==> flow/design.v <==
`timescale 1ns / 1ps
module CORDICROT
#(	parameter   ODAT_W	= 16,
	parameter   SHIFT		= 1)
(
	input	Clk_i,
	input	Rst_i,
	input	signed  [ODAT_W-1:0]	X_i,
	input	signed  [ODAT_W-1:0]	Y_i,
	input	Val_i,
	input	Sign_i,
	output	reg	signed	[ODAT_W-1:0]	X_o,
	output	reg	signed	[ODAT_W-1:0]	Y_o,
	output	reg	Val_o
);
    wire    [ODAT_W-1:0]    shiftedInX;
    wire    [ODAT_W-1:0]    shiftedInY;
    assign  shiftedInX    =   X_i >>> SHIFT;
    assign  shiftedInY    =   Y_i >>> SHIFT;
always @(posedge Clk_i) begin
    if (Rst_i) begin
        Val_o	<= 1'b0;
    end else if	(Val_i)	begin
        Val_o	<= Val_i;
    end	else	begin
		Val_o	<=	1'b0;
	end
end
always @(posedge Clk_i) begin
    if (Rst_i) begin
        X_o   <= {ODAT_W{1'b0}};
        Y_o   <= {ODAT_W{1'b0}};
    end else if (Val_i) begin
        if (Sign_i) begin
            X_o   <= X_i + shiftedInY;
            Y_o   <= Y_i - shiftedInX; 
        end else begin
            X_o   <= X_i - shiftedInY;
            Y_o   <= Y_i + shiftedInX;
        end
    end
end
endmodule
module CORDICNCO (
    clk_i,
    rst_i,
    val_i,
    phase_inc_i,
    cos_o,
    sin_o,
    val_o
    );
    parameter                   ODAT_W              = 16;
    parameter                   P_INC_W             = 16;
    parameter                   ITER_NUM            = 16;
    parameter                   EN_SIN_N            = 0;
    localparam  [P_INC_W-1:0]   ANGLE_270_DEGREE    = 3<<(P_INC_W-2);
    localparam  [P_INC_W-1:0]   ANGLE_180_DEGREE    = 1<<(P_INC_W-1);
    localparam  [P_INC_W-1:0]   ANGLE_90_DEGREE     = 1<<(P_INC_W-2);
    localparam [15:0] INIT_VALUE = 16'h4CCC;
    input                           clk_i;
    input                           rst_i;
    input                           val_i;
    input           [P_INC_W-1:0]   phase_inc_i;
    output  reg     [ODAT_W-1:0]    cos_o;
    output  reg     [ODAT_W-1:0]    sin_o;
    output  reg                     val_o;
    wire    [P_INC_W-1:0]           precompAngle[ODAT_W-1:0];
    wire    [ODAT_W-1:0]            x_pipe[ITER_NUM:0];
    wire    [ODAT_W-1:0]            y_pipe[ITER_NUM:0];
    wire    [ITER_NUM:0]            val_pipe;
    reg     [P_INC_W-1:0]           phase_diff_pipe[ITER_NUM-1:0];
    reg     [1:0]                   sc_sign_pipe[ITER_NUM-1:0];
    reg     [P_INC_W-1:0]           phase_accumulator;
    reg     [P_INC_W-1:0]           current_phase;
    reg     [1:0]                   sc_sign_prev;
    reg     [1:0]                   sc_sign;
    reg     [2:0]                   val_sr;
    genvar  g;
    integer i;
    assign  x_pipe[0]   = INIT_VALUE;
    assign  y_pipe[0]   = INIT_VALUE;
    assign  val_pipe[0] = val_sr[2];
always @(posedge clk_i or posedge rst_i) begin
    if (rst_i) begin
        phase_accumulator   <= {P_INC_W{1'b0}};
    end else if (val_i) begin
        phase_accumulator   <= phase_accumulator + phase_inc_i;
    end
end
assign precompAngle [0] = 16'd8190;   
assign precompAngle [1] = 16'd4834;    
assign precompAngle [2] = 16'd2554;    
assign precompAngle [3] = 16'd1296;    
assign precompAngle [4] = 16'd650;     
assign precompAngle [5] = 16'd325;     
assign precompAngle [6] = 16'd162;     
assign precompAngle [7] = 16'd81;     
assign precompAngle [8] = 16'd40;      
assign precompAngle [9] = 16'd20;      
assign precompAngle [10] = 16'd10;     
assign precompAngle [11] = 16'd5;      
assign precompAngle [12] = 16'd2;      
assign precompAngle [13] = 16'd1;      
assign precompAngle [14] = 16'd0;      
assign precompAngle [15] = 16'd0;      
always @(posedge clk_i or posedge rst_i) begin
    if (rst_i) begin
        current_phase   <= {P_INC_W{1'b0}};
        sc_sign         <= 2'b0;
    end else begin
        if (phase_accumulator > ANGLE_270_DEGREE) begin
            current_phase   <= {P_INC_W{1'b0}} - phase_accumulator;
            sc_sign         <= 2'b10;
        end else if (phase_accumulator > ANGLE_180_DEGREE) begin
            current_phase   <= phase_accumulator - ANGLE_180_DEGREE;
            sc_sign         <= 2'b11;
        end else if (phase_accumulator > ANGLE_90_DEGREE) begin
            current_phase   <= ANGLE_180_DEGREE - phase_accumulator;
            sc_sign         <= 2'b01;
        end else begin
            current_phase   <= phase_accumulator;
            sc_sign         <= 2'b00;
        end
    end
end
always @(posedge clk_i or posedge rst_i) begin
    if (rst_i) begin
        val_sr <= 3'b0;
    end else begin
        val_sr <= {val_sr[1:0], val_i};
    end
end
always @(posedge clk_i) begin
    phase_diff_pipe[0]  <= current_phase - precompAngle[0];
    sc_sign_pipe[0]     <= sc_sign;
    for(i=1; i<ITER_NUM; i=i+1) begin
        sc_sign_pipe[i] <= sc_sign_pipe[i-1];
        if (phase_diff_pipe[i-1][P_INC_W-1]) begin
            phase_diff_pipe[i] <= phase_diff_pipe[i-1] + precompAngle[i];
        end else begin
            phase_diff_pipe[i] <= phase_diff_pipe[i-1] - precompAngle[i];
        end
    end
end
generate
    for (g = 0; g < ITER_NUM; g = g + 1) begin : cordic_pipe
        CORDICROT #(
            .ODAT_W     (ODAT_W),
            .SHIFT      (g+1)
        ) cordic_rotation_inst (
            .Clk_i      (clk_i),
            .Rst_i      (rst_i),
            .X_i        (x_pipe[g]),
            .Y_i        (y_pipe[g]),
            .Val_i      (val_pipe[g]),
            .Sign_i     (phase_diff_pipe[g][P_INC_W-1]),
            .X_o        (x_pipe[g+1]),
            .Y_o        (y_pipe[g+1]),
            .Val_o      (val_pipe[g+1])
            );
    end
endgenerate
generate 
    if (EN_SIN_N) begin
        always @(posedge clk_i or posedge rst_i) begin
            if (rst_i) begin
                sin_o       <= {ODAT_W{1'b0}};
            end else begin
                if (sc_sign_prev[1]) begin
                    sin_o   <=  y_pipe[ITER_NUM];
                end else begin
                    sin_o   <= ~y_pipe[ITER_NUM] + {{(ODAT_W-1){1'b0}}, 1'b1};
                end
            end
        end
    end else begin
        always @(posedge clk_i or posedge rst_i) begin
            if (rst_i) begin
                sin_o       <= {ODAT_W{1'b0}};
            end else begin
                if (sc_sign_prev[1]) begin
                    sin_o   <= ~y_pipe[ITER_NUM] + {{(ODAT_W-1){1'b0}}, 1'b1};
                end else begin
                    sin_o   <=  y_pipe[ITER_NUM];
                end
            end
        end
    end
endgenerate
always @(posedge clk_i or posedge rst_i) begin
    if (rst_i) begin
        cos_o           <= {ODAT_W{1'b0}};
        sc_sign_prev    <= 2'b0;
        val_o           <= 1'b0;
    end else begin
        if (sc_sign_prev[0]) begin
            cos_o   <= ~x_pipe[ITER_NUM] + {{(ODAT_W-1){1'b0}}, 1'b1};
        end else begin
            cos_o   <= x_pipe[ITER_NUM];
        end
        sc_sign_prev    <= sc_sign_pipe[ITER_NUM-1];
        val_o           <= val_pipe[ITER_NUM];
    end
end
endmodule
clock: 4.0 ns
lec_check: 0
cap_margin: 20
core_margin: 2
core_utilization: 40
cts_cluster_diameter: 294
hold_slack_margin: 0.18
slew_margin: 20
run.sh (not shown) runs the stock make flow with config.mk's settings and CLKGATE_MAP_FILE=.
Next try:
- ABC_AREA: unset -> 1
- CELL_PAD_IN_SITES_DETAIL_PLACEMENT: unset -> 2
- CTS_CLUSTER_DIAMETER: 294 -> unset
- HOLD_SLACK_MARGIN: 0.18 -> unset
- The new run stopped in 5_1_grt on GRT-0116
- area after synthesis goes up by about 6%
- synthesized cell count came out higher by about 30%
- die size goes up by about 6%
Next try:
- CAP_MARGIN: 20 -> 30
- CELL_PAD_IN_SITES_DETAIL_PLACEMENT: 2 -> unset
- CELL_PAD_IN_SITES_GLOBAL_PLACEMENT: unset -> 3
- CORE_ASPECT_RATIO: unset -> 0.8
- CTS_CLUSTER_DIAMETER: unset -> 294
- HOLD_SLACK_MARGIN: unset -> 0.18
Outcome: The new run completed without violations. Die size is about the same. Area after synthesis is unchanged. Synthesized cell count is unchanged.
Next try:
- ABC_AREA: 1 -> unset
- CAP_MARGIN: 30 -> 5
- CELL_PAD_IN_SITES_GLOBAL_PLACEMENT: 3 -> unset
- CORE_ASPECT_RATIO: 0.8 -> unset
- CORE_UTILIZATION: 40 -> 72
- CTS_CLUSTER_DIAMETER: 294 -> unset
- CTS_CLUSTER_SIZE: unset -> 15
- HOLD_SLACK_MARGIN: 0.18 -> unset
- clock period: 4.0 -> 3.24 ns (I/O delays scaled with it)
Result:
- Now the flow finished but failed the layout checks on negative setup slack
- worst setup slack degrades by 0.98 ns
- sequential share of layout area increases by 0.48 points
- critical path depth decreases by 7
- power increases by 13%
- utilization increases by 39 points
- count of clock-buffer cells in the layout decreases by 20
Next try:
- CAP_MARGIN: 5 -> 20
- CORE_UTILIZATION: 72 -> 64
- CTS_CLUSTER_SIZE: 15 -> 97
- clock period: 3.24 -> 3.53 ns (I/O delays scaled with it)
The changed run finished with negative setup slack left; final cell count fell slightly; power fell by roughly a tenth; non-clock buffer count fell by 207; core utilization fell by 12 points; maximum frequency stays flat; combinational power fell by about a fifth; routed wire length fell by a few percent; sequential share of layout area rose by 0.81 points.

* * *

== build 22 ==
// CORDICNCO: RTL as listed in full above, without the edits since
==> flow/config.mk <==
export PLATFORM = sky130hd
export DESIGN_NAME = CORDICNCO
export DESIGN_NICKNAME = CORDICNCO
export VERILOG_FILES = /design/flow/design.v
export SDC_FILE = /design/flow/constraint.sdc
export NUM_CORES = 4
export LEC_CHECK = 0
export CAP_MARGIN = 20
export CORE_MARGIN = 2
export CORE_UTILIZATION = 57
export CTS_CLUSTER_SIZE = 58
export SETUP_SLACK_MARGIN = -0.29
export SLEW_MARGIN = 20
==> flow/constraint.sdc <==
create_clock -name core_clock -period 2.81 [get_ports {clk_i}]
set_input_delay 0.5620 -clock core_clock [delete_from_list [all_inputs] [get_ports {clk_i}]]
set_output_delay 0.5620 -clock core_clock [all_outputs]
set_load 0.01 [all_outputs]
Build 22 finished every stage; the final checks, however, were not passed, the failures being setup timing.
The inputs of build 73 differ from those of build 22 as listed below.
- CORE_UTILIZATION changed from 57 to 72
- SETUP_SLACK_MARGIN changed from -0.29 to 0.88
- CTS_CLUSTER_SIZE changed from 58 to 16
- CTS_CLUSTER_DIAMETER newly set to 206
- CAP_MARGIN changed from 20 to 15
- ABC_AREA newly set to 1
- the clock period (ns, I/O delays scaled along) changed from 2.81 to 3.08
### Flow results
- Build 73: GRT-0116 in global routing (5_1_grt) -> run aborted
- The area after synthesis of build 73 exceeds that of build 22 by 0.0033 mm².
- Compared with build 22, in build 73 gate count after technology mapping increased by 2053 relative to the old numbers; number of I/O pins closely matched the old numbers; number of buffers created by CTS decreased by 40% relative to the old numbers.
- | worst setup timing slack at the placement stage | build 73 vs build 22 | better |
- Per the comparison of build 73 with build 22, horizontal die dimension down about 8%, simple-gate share of the synthesized area up 7.6 points, chip area in the Yosys report up about 6%.
> inputs changed (build 73 -> build 84)
- CAP_MARGIN now 20, was 15
- CORE_UTILIZATION now 66, was 72
- SETUP_SLACK_MARGIN no longer set, was 0.88
- CTS_CLUSTER_SIZE no longer set, was 16
- ABC_AREA no longer set, was 1
- CTS_CLUSTER_DIAMETER no longer set, was 206
- the clock period (ns, I/O delays scaled along) now 3.24, was 3.08
==> results <==
- Against build 73, build 84 comes in 24% higher on average footprint of a synthesized cell.
- The chip area line of the yosys report reported for build 84 is smaller than that of build 73 by 0.0033 mm².
- Taking build 84 over build 73, the synthesized cell count ratio works out to 0.76.
- Build 84 finished every stage; the final checks, however, were not passed, the failures being setup timing.
- Cell count in the Yosys report: lower on build 84
- For the post-synthesis instance area, build 84 came in about 5.5% lower than build 73 did.
- Number of setup buffers added after CTS is lower on build 84
- Build 84 vs build 73 — total half-perimeter wirelength after legalization and detailed placement dropped by more than 10%
### build 84 -> build 57
- changing CORE_UTILIZATION from 66 to 40
- changing the clock period (ns, I/O delays scaled along) from 3.24 to 3.81
- Origin of the worst setup path: cordic_pipe[6].cordic_rotation_inst.Y_o[11] -> build 57, cordic_pipe[6].cordic_rotation_inst.Y_o[14] -> build 84
- Build 57 | stages: all done | timing, DRC, antenna: all pass
- Per the comparison of build 57 with build 84, via count moved down, combinational power went down by about 20%, cell count +5.9%.
Here is what was changed in the inputs of build 75 compared with build 57.
- changing CORE_UTILIZATION from 40 to 67
- changing the clock period (ns, I/O delays scaled along) from 3.81 to 3.24
Results
- In build 75 the implementation ran to completion but is not tape-out ready, as the final checks report setup timing.
- Comparing build 75 and build 57, the lower post-synthesis to final-layout area growth was measured on build 57.
- Build 57 → build 75: sequential share of layout area decreased by 0.75 points relative to the old numbers, relative contribution of combinational cells to total power rose 1.7 points, part of the total power dissipated in the clock network -1.4 points.
- Build 75 ends up with a met3 wirelength from detailed routing that is 1100 µm higher than in build 57.
- Across both runs, total wire length was higher for build 75 than for build 57.

* * *

// CORDICNCO: RTL as listed in full above, without the edits since
clock: 2.5 ns
lec_check: 0
abc_area: 1
cap_margin: 15
cell_pad_in_sites_global_placement: 0
core_margin: 2
core_utilization: 72
cts_cluster_diameter: 60
cts_cluster_size: 24
gpl_routability_driven: 1
max_routing_layer: met4
place_density_lb_addon: 0.04
setup_slack_margin: 0.74
slew_margin: 15
tns_end_percent: 85
The first run aborted during global routing (5_1_grt) on GRT-0232.
Next try:
Settings changed: CELL_PAD_IN_SITES_GLOBAL_PLACEMENT 0 to unset, CTS_CLUSTER_DIAMETER 60 to 206, CTS_CLUSTER_SIZE 24 to 16, GPL_ROUTABILITY_DRIVEN 1 to unset, MAX_ROUTING_LAYER met4 to unset, PLACE_DENSITY_LB_ADDON 0.04 to unset, SETUP_SLACK_MARGIN 0.74 to unset, SLEW_MARGIN 15 to 20, TNS_END_PERCENT 85 to unset.
Clock period 2.5 ns to 3.08 ns, I/O delays scaled along.
Result: Now the flow finished with timing, DRC and antenna clean; synthesized area does not change; die area is unchanged; synthesized cell count stays the same.
Next try:
Settings changed: ABC_AREA 1 to unset, CAP_MARGIN 15 to 20, CORE_UTILIZATION 72 to 34, CTS_CLUSTER_DIAMETER 206 to unset, CTS_CLUSTER_SIZE 16 to unset.
Clock period 3.08 ns to 3.81 ns, I/O delays scaled along.
Clock skew went up by 0.018 ns.
Utilization goes down by 39 points.
Global-route usage shrinks by 21 points.

* * *

// CORDICNCO: RTL as listed in full above, without the edits since
Settings: LEC_CHECK=0, CAP_MARGIN=15, CELL_PAD_IN_SITES_GLOBAL_PLACEMENT=0, CORE_MARGIN=2, CORE_UTILIZATION=72, CTS_CLUSTER_DIAMETER=60, CTS_CLUSTER_SIZE=24, GPL_ROUTABILITY_DRIVEN=1, MAX_ROUTING_LAYER=met4, SETUP_SLACK_MARGIN=0.84, SLEW_MARGIN=15, TNS_END_PERCENT=85; clock period 3.22 ns.
The starting point produced a layout that fails on setup timing.
Rerun with:
- CAP_MARGIN: 15 -> 10
- CORE_ASPECT_RATIO: not set -> 1.03
- CTS_CLUSTER_DIAMETER: 60 -> 267
- PLACE_DENSITY: not set -> 0.35
- SETUP_SLACK_MARGIN: 0.84 -> 0.07
- SLEW_MARGIN: 15 -> 0
- TNS_END_PERCENT: 85 -> 70
- clock period: 3.22 -> 1.24 ns (I/O delays scaled with it)
Result:
- Now the flow stopped in detailed placement with DPL-0038
- area after synthesis is unchanged
- die size hardly moves
- synthesized cell count is unchanged
Rerun with:
- CAP_MARGIN: 10 -> 20
- CELL_PAD_IN_SITES_GLOBAL_PLACEMENT: 0 -> not set
- CORE_ASPECT_RATIO: 1.03 -> not set
- CORE_UTILIZATION: 72 -> 65
- CTS_CLUSTER_DIAMETER: 267 -> not set
- CTS_CLUSTER_SIZE: 24 -> not set
- GPL_ROUTABILITY_DRIVEN: 1 -> not set
- MAX_ROUTING_LAYER: met4 -> not set
- PLACE_DENSITY: 0.35 -> not set
- SETUP_SLACK_MARGIN: 0.07 -> not set
- SLEW_MARGIN: 0 -> 20
- TNS_END_PERCENT: 70 -> not set
- clock period: 1.24 -> 3.24 ns (I/O delays scaled with it)
- This time the run completed, yet does not pass: setup timing
- die size climbs by 11%
- synthesized cell count is unchanged
- synthesized area is unchanged
Rerun with:
- CORE_UTILIZATION: 65 -> 66
- CTS_CLUSTER_SIZE: not set -> 58
- HOLD_SLACK_MARGIN: not set -> -0.05
- SETUP_SLACK_MARGIN: not set -> -0.29
- TNS_END_PERCENT: not set -> 5
- clock period: 3.24 -> 3.91 ns (I/O delays scaled with it)
Now the flow passed the timing, DRC and antenna checks.
First-iteration DRC count came out lower by 15%.
Sequential share of layout area goes up by 1.5 points.
Synthesized area is unchanged.
Routed wire length fell by 3.7%.
Worst hold slack improves by 33 ps.
Cell count is lower by 3.9%.
Non-clock buffer count came out lower by 311.
Power figures rest on the tool's default switching activity, not on a simulated workload.
